Setup of indigo:
Design float_adder, start of the top module:
module float_adder(
    input   clk,
    input   rst,
    input   [31:0]  x,
    input   [31:0]  y,
    output  reg [31:0]  z,
    output  reg [1:0]   overflow, 
    output  reg done
);
Settings: LEC_CHECK=0, CAP_MARGIN=20, CELL_PAD_IN_SITES_GLOBAL_PLACEMENT=3, CORE_ASPECT_RATIO=1.54, CORE_MARGIN=2, CORE_UTILIZATION=16, GPL_ROUTABILITY_DRIVEN=0, GPL_TIMING_DRIVEN=1, PLACE_DENSITY_LB_ADDON=0.29, SLEW_MARGIN=35, TNS_END_PERCENT=85; clock period 3.02 ns.
run.sh (not shown) runs the stock make flow with config.mk's settings and CLKGATE_MAP_FILE=.
indigo finished every stage; the final checks, however, were not passed, the failures being setup timing.
diff inputs: indigo => onyx
- a deleted CELL_PAD_IN_SITES_GLOBAL_PLACEMENT that had been 3
- a deleted GPL_TIMING_DRIVEN that had been 1
- a change of CORE_UTILIZATION from 16 to 40
- a deleted TNS_END_PERCENT that had been 85
- a deleted CORE_ASPECT_RATIO that had been 1.54
- a deleted GPL_ROUTABILITY_DRIVEN that had been 0
- a deleted PLACE_DENSITY_LB_ADDON that had been 0.29
- a change of SLEW_MARGIN from 35 to 20
- a change of the clock period (ns, I/O delays scaled along) from 3.02 to 5.0
Notes after the runs:
- Per the comparison of onyx with indigo, initial core utilization saw an increase, wire length on met2 down 44%, fmax shrank by about 17%, clock network fraction of total power went up, cell count decreased by 1720 relative to the old numbers.
- Re multi-input combinational cell count: no difference whatsoever between onyx and indigo.
- Sort onyx and indigo by total met3 wirelength after detailed routing desc -> top: onyx
- Having completed the whole flow, onyx delivered a layout that passed the timing, DRC and antenna checks.
- Summary of onyx over indigo: switching power summed over all nets went down by 50%, setup slack went up by 1260 ps, count of fill cells added during filler insertion went down by 9441.
- For the setup-violating endpoint count in the final report, onyx came in 91 lower than indigo did.
What nickel does differently from onyx at the input level:
- SETUP_SLACK_MARGIN now 0.57, previously not set
- CORE_UTILIZATION now 57, was 40
- the clock period (ns, I/O delays scaled along) now 3.45, was 5.0
[summary]
The layout from nickel, despite a flow that completed every stage, fails the layout checks, with the failing checks listed as setup timing.
nickel reports a higher combinational share of power than onyx does.
What onyx reported for total die area has to be multiplied by 0.71 to get the figure for nickel.
Between nickel and onyx, the final setup violation count is lower for onyx.
The final reports for nickel and onyx show largest fanout on the critical path lower in the former.
Diff onyx -> nickel: net switching power figure went up; setup total negative slack went down.
## Diff of input files: umber against nickel
- changing SETUP_SLACK_MARGIN from 0.57 to 1.15
- changing CORE_UTILIZATION from 57 to 40
- changing the clock period (ns, I/O delays scaled along) from 3.45 to 4.33
--- outcome ---
umber: no failed stages, no open violations at the end
Compared with nickel, umber has extra setup slack.
umber reports a lower cell area reported after detailed placement than nickel does.
Chip area in the Yosys report across nickel and umber: no real change.
In the tables for nickel and umber, final setup violation count reads higher with nickel.
> inputs changed (umber -> pepper)
- swapping 40 for 64 in CORE_UTILIZATION
- clearing SETUP_SLACK_MARGIN, which used to be 1.15
- swapping 4.33 for 3.47 in the clock period (ns, I/O delays scaled along)
Results
Looking at largest stage delay on the critical path, pepper sits below umber.
Relative to umber, the final cell area reported for pepper is lower.
Of pepper and umber, only umber finishes the flow clean.
From umber to pepper the numbers moved as follows: final worst setup slack -1040 ps, combinational power share fell 0.2 points.
Diff umber -> pepper: number of standard cells in the final layout excluding fillers moved down; area of the core now sits lower.
Note that the number of buffers created by CTS recorded for pepper amounts to 0.895 times the value seen in umber.
Final worst hold slack ended up 62 ps lower on pepper than on umber.
Wire: pepper routes more than umber
Diff umber -> pepper | total power | increase of about 19%
The following lists how harbor was set up differently from pepper:
- CTS_CLUSTER_DIAMETER newly set to 348
- CORE_UTILIZATION changed from 64 to 72
- PLACE_DENSITY_LB_ADDON newly set to 0.29
Results
[flow] harbor | stages: complete | final checks: fail | reason: setup timing
In harbor relative to pepper, cell count after placement had gone down by a few percent.
Number of CTS-inserted buffers, harbor and pepper: larger value in pepper
Comparing pepper with harbor, the number of logic gates came out essentially unchanged.
Growth of design area from synthesis to finish: harbor < pepper
Going from pepper to harbor, non-clock buffer count decreased by 69 relative to the old numbers, number of levels in the clock H-tree went down, register-to-register slack now smaller, mean number of vias per cell up 11%, total power has decreased.
Power and IR drop assume default switching activity.
